== P ==
==> flow/design.v (excerpt) <==
module cpu_8bit (
    input wire clk,
    input wire reset,
    input wire [7:0] data_in,
    output wire [7:0] data_out,
    output wire [7:0] address,
    output wire mem_write
);
Size: about 400 cells after synthesis, ~40 flip-flops, ~2800 µm² of cells after synthesis.
clock: 2.49 ns
lec_check: 0
abc_area: 1
cap_margin: 20
core_margin: 2
core_utilization: 56
cts_cluster_diameter: 331
cts_cluster_size: 99
gpl_timing_driven: 1
min_routing_layer: met1
setup_slack_margin: -0.25
slew_margin: 20
tns_end_percent: 100
run.sh (not shown) runs the stock make flow with config.mk's settings and CLKGATE_MAP_FILE=.
In P the implementation completed, yet the final layout does not meet the checks, the culprit being negative setup slack.
diff inputs: P => Q
diff --git a/flow/config.mk b/flow/config.mk
--- a/flow/config.mk
+++ b/flow/config.mk
@@ -11,3 +11,2 @@
-export CORE_UTILIZATION = 56
-export CTS_CLUSTER_DIAMETER = 331
-export CTS_CLUSTER_SIZE = 99
+export CORE_UTILIZATION = 20
+export CTS_CLUSTER_SIZE = 16
@@ -18 +16,0 @@
-export TNS_END_PERCENT = 100
==> results <==
The runs compared here, P and Q, all ended either early or with open violations. From the logs: P reached the end of the flow and failed the layout checks with negative setup slack. Final standard cell utilization of the core, P and Q, lower one = Q. When Q is measured against P, its fraction of area in clock buffers and inverters turns out 0.46 points higher. Compared with P, global-route wire length before repair in Q increased by more than 10%. There was hardly any difference in via count between Q and P. Wire length of Q exceeds that of P by a few percent. Looking only at power density of the placed cells, and setting everything else aside, the higher value of P and Q goes to P. Re post-synthesis instance area: no difference whatsoever between P and Q. Q against P: combinational group share of total power went down 0.8 points, cell count after placement rose 113, portion of total power attributed to the clock network now larger.


Starting RTL as in the previous note.
// cpu_8bit
module cpu_8bit (
    input wire clk,
    input wire reset,
    input wire [7:0] data_in,
    output wire [7:0] data_out,
    output wire [7:0] address,
    output wire mem_write
);
make LEC_CHECK=0 CAP_MARGIN=20 CORE_MARGIN=2 CORE_UTILIZATION=65 SETUP_SLACK_MARGIN=0.68 SLEW_MARGIN=20 finish   # period 2.7 ns
The first run produced a clean layout.
==> next run, changes <==
- CORE_UTILIZATION: 65 -> 40
- SETUP_SLACK_MARGIN: 0.68 -> unset
- clock period: 2.7 -> 4.0 ns (I/O delays scaled with it)
After rerunning: Via count goes down by 15%; final area goes down by 13%; flip-flop count stays the same; power goes down by 44%; global-route usage goes down by 14 points; first-iteration DRC count goes down by 32%; utilization goes down by 41 points; non-clock buffer count goes down by 55; clock-buffer cell count stays the same; clock power goes down by 18%; clock skew barely changes.


Starting RTL as in the previous note.
==> flow/design.v (excerpt) <==
module cpu_8bit (
    input wire clk,
    input wire reset,
    input wire [7:0] data_in,
    output wire [7:0] data_out,
    output wire [7:0] address,
    output wire mem_write
);
clock: 3.33 ns
lec_check: 0
cap_margin: 20
core_margin: 2
core_utilization: 72
place_density: 0.95
slew_margin: 20
tns_end_percent: 5
Then changed:
- CORE_UTILIZATION: 72 -> 40
- PLACE_DENSITY: 0.95 -> unset
- TNS_END_PERCENT: 5 -> unset
- clock period: 3.33 -> 3.24 ns (I/O delays scaled with it)
Effect:
- area after synthesis does not change
- utilization goes down by 38 points
- power rose by a few percent
Then changed:
- CORE_UTILIZATION: 40 -> 68
- clock period: 3.24 -> 2.71 ns (I/O delays scaled with it)
Final cell count is lower by 5.6%. Global-route usage went up by 13 points. Non-clock buffer count is higher by 22. Wire length went up by 2.9%. Count of clock-buffer cells in the layout grows by 1. Combinational power goes up by 39%. Setup slack loses 0.43 ns. First-iteration DRC count goes down by 14%. Die area shrinks by 40%. Utilization goes up by 38 points.
Then changed:
- CORE_UTILIZATION: 68 -> 29
- clock period: 2.71 -> 3.24 ns (I/O delays scaled with it)
Effect: The changed run produced a clean layout; global-route usage falls by 19 points; die area rises by 130%; synthesized area does not change; register-to-register slack gains 0.40 ns; sequential cell count does not change.


## JK
Starting RTL as in the previous note.
==> flow/design.v (excerpt) <==
module cpu_8bit (
    input wire clk,
    input wire reset,
    input wire [7:0] data_in,
    output wire [7:0] data_out,
    output wire [7:0] address,
    output wire mem_write
);
    wire [7:0] instruction;
    wire [3:0] opcode;
    wire [3:0] operand;
    wire [7:0] alu_result;
    wire zero_flag;
    wire carry_flag;
    wire pc_inc;
    wire pc_load;
    wire ir_load;
    wire acc_load;
    wire mar_load;
    wire mdr_load;
    wire addr_sel;
    control_unit ctrl (
        .clk(clk),
        .reset(reset),
        .opcode(opcode),
        .zero_flag(zero_flag),
        .carry_flag(carry_flag),
        .pc_inc(pc_inc),
        .pc_load(pc_load),
        .ir_load(ir_load),
        .acc_load(acc_load),
        .mar_load(mar_load),
        .mdr_load(mdr_load),
        .addr_sel(addr_sel),
        .mem_write(mem_write)
    );
    datapath dp (
        .clk(clk),
        .reset(reset),
        .data_in(data_in),
        .pc_inc(pc_inc),
        .pc_load(pc_load),
        .ir_load(ir_load),
        .acc_load(acc_load),
        .mar_load(mar_load),
        .mdr_load(mdr_load),
        .addr_sel(addr_sel),
        .instruction(instruction),
        .opcode(opcode),
        .operand(operand),
        .alu_result(alu_result),
        .zero_flag(zero_flag),
        .carry_flag(carry_flag),
        .data_out(data_out),
        .address(address)
    );
endmodule
export LEC_CHECK = 0
export ABC_AREA = 1
export CAP_MARGIN = 0
export CORE_MARGIN = 2
export CORE_UTILIZATION = 71
export CTS_CLUSTER_DIAMETER = 251
export CTS_CLUSTER_SIZE = 32
export SETUP_SLACK_MARGIN = -0.17
export SLEW_MARGIN = 20
create_clock -name core_clock -period 2.02 [get_ports {clk}]
JK: DPL-0038 in 5_1_grt -> run aborted
Relative to JK, the following input files were edited for MS:
-- flow/config.mk --
<<< JK, line 8
export ABC_AREA = 1
export CAP_MARGIN = 0
export CORE_MARGIN = 2
export CORE_UTILIZATION = 71
export CTS_CLUSTER_DIAMETER = 251
export CTS_CLUSTER_SIZE = 32
>>> MS, line 8
export ABC_AREA = 1
export CAP_MARGIN = 20
export CORE_MARGIN = 2
export CORE_UTILIZATION = 66
export CTS_CLUSTER_SIZE = 32
## What came out
- MS ran in full, but the layout does not pass; the checks complain about setup timing.
- Delta (MS minus JK): estimated wirelength of the detail-placed design now sits higher; placeable core region rose 8.4%; die area now sits higher; number of post-CTS setup repair buffers fell by 5; worst slack after detailed placement moved down.
- Floorplan die height sits higher in MS than in JK.
- Looking at fraction of the core area occupied by cells at floorplan, MS sits 5.8 points below JK.
- From JK to MS the numbers moved as follows: clock buffer count from CTS closely matched the old numbers, number of gates resized after CTS increased by 9.1% relative to the old numbers.
--- input diff MS..AL ---
==> flow/config.mk <==
export PLATFORM = sky130hd
export DESIGN_NAME = cpu_8bit
export DESIGN_NICKNAME = cpu_8bit
export VERILOG_FILES = /design/flow/design.v
export SDC_FILE = /design/flow/constraint.sdc
export NUM_CORES = 4
export LEC_CHECK = 0
export CAP_MARGIN = 20
export CORE_MARGIN = 2
export CORE_UTILIZATION = 28
export SLEW_MARGIN = 20
==> flow/constraint.sdc <==
create_clock -name core_clock -period 5.85 [get_ports {clk}]
set_input_delay 1.1700 -clock core_clock [delete_from_list [all_inputs] [get_ports {clk}]]
set_output_delay 1.1700 -clock core_clock [all_outputs]
set_load 0.01 [all_outputs]
==> results <==
AL | status: complete | timing, DRC, antenna: pass. Status MS: flow complete, layout not clean - setup timing. | adder-cell share of the synthesized area | higher: MS |. A class of the most critical setup path of input port to register is what AL shows, while register to register belongs to MS. AL: via count of the first global-routing pass lower than MS. MS -> AL: routed length on met1 decreased by a few percent. Post-layout period usage of the worst path (AL over MS): decrease, 55 points. Setup slack in AL is larger than in MS. Master of the slowest instance on the critical path: dfrtp_1 -> MS, clkdlybuf4s50_1 -> AL. MS reports its end point of the critical path as dp.carry$_DFFE_PP0P_ while AL reports dp.acc[1]$_DFFE_PP0P_. Sum of internal, switching and leakage power: AL vs MS down 71%.


Setup of run 1:
cpu_8bit again, from the RTL that the note above started with.
Settings: LEC_CHECK=0, ABC_AREA=1, CAP_MARGIN=20, CORE_MARGIN=2, CORE_UTILIZATION=68, CTS_CLUSTER_DIAMETER=129, CTS_CLUSTER_SIZE=16, GPL_TIMING_DRIVEN=1, MIN_ROUTING_LAYER=met1, SETUP_SLACK_MARGIN=0.62, SLEW_MARGIN=20; clock period 2.04 ns.
For run 1, the flow was terminated by a tool error in clock tree synthesis and produced no final design.
Edits applied to the flow inputs when going from run 1 to run 2:
Settings: a change of SETUP_SLACK_MARGIN from 0.62 to -0.18; a change of the clock period (ns, I/O delays scaled along) from 2.04 to 2.19.
Findings:
In run 2 the implementation ran to completion but is not tape-out ready, as the final checks report negative setup slack. Comparing run 2 against run 1, there is no change at all in simple logic cell fraction of the synthesized area. Comparing run 2 against run 1, there is no change at all in area fraction in full adders, half adders and majority gates. Compared with run 1, run 2 shows a lower final weighted congestion of routability-driven global placement. The area of the die was comparable across run 1 and run 2. For total placed cells including tap cells, run 2 and run 1 come out practically identical. Run 1 → run 2: number of flip-flops and latches in the synthesized netlist neither gained nor lost much; placed cell area saw a decrease; worst setup slack before clock tree synthesis up 0.050 ns; vertical extent of the die essentially unchanged.
### run 2 -> run 3
Settings: swapping -0.18 for -0.25 in SETUP_SLACK_MARGIN; swapping 129 for 75 in CTS_CLUSTER_DIAMETER; swapping 68 for 20 in CORE_UTILIZATION; swapping 2.19 for 2.49 in the clock period (ns, I/O delays scaled along).
Findings:
What the final checks of run 3 revealed, after a flow that finished every stage, was a layout that fails on negative setup slack. Run 2 -> run 3: total placed cells including tap cells increased by more than 10%. Looking at global-route wire length before repair across both flows, run 3 is the stronger of the two, with run 2 trailing. As of run 3, total power after layout had fallen by more than 10% compared to run 2. Going from run 2 to run 3, finished layout cell area fell by 25 µm², part of the power in the clock network moved up, internal power consumption decreased by 15% relative to the old numbers. The lower minimum setup slack among reg-to-reg paths of run 2 and run 3 is in run 2.
Input changes introduced in run 4 (baseline for comparison: run 3):
Settings: setting CORE_ASPECT_RATIO to 0.5 for the first time; setting PLACE_DENSITY to 0.86 for the first time; changing CORE_UTILIZATION from 20 to 56; setting TNS_END_PERCENT to 5 for the first time; changing CTS_CLUSTER_DIAMETER from 75 to 331.
Findings:
- Between run 3 and run 4, wire length decreased.
- Run 4 vs run 3 — total number of cells along the worst setup path dropped 1.
- Actual slew at the worst max-slew pin up 0.015 ns in run 4 wrt run 3
- Although run 4 finished all stages, its layout failed final checks on negative setup slack.
- Global-route usage (run 4 over run 3): increase, 16 points
Setup changes, run 4 to run 5
Settings: removing PLACE_DENSITY (formerly 0.86); changing CORE_UTILIZATION from 56 to 70; removing CORE_ASPECT_RATIO (formerly 0.5); removing CTS_CLUSTER_DIAMETER (formerly 331); changing SETUP_SLACK_MARGIN from -0.25 to -0.16; removing TNS_END_PERCENT (formerly 5); changing the clock period (ns, I/O delays scaled along) from 2.49 to 2.18.
### Flow results
Run 5 did not run to completion, as it errored out during global routing. Run 5 -> run 4: average instance area after synthesis delta 0, exact match. Count of pins on the block boundary: run 4 vs run 5, no meaningful difference. Changes observed in run 5 relative to run 4: post-synth design cell area has remained practically unchanged, die area shows a reduction of 1100 µm², starting density of the core up 17 points, quantity of gates resized following cts shows an increase of 20. Going from run 4 to run 5, placed standard-cell area grew by about 2%, depth of the CTS H-tree closely matched the old numbers.
Power figures rest on the tool's default switching activity, not on a simulated workload.
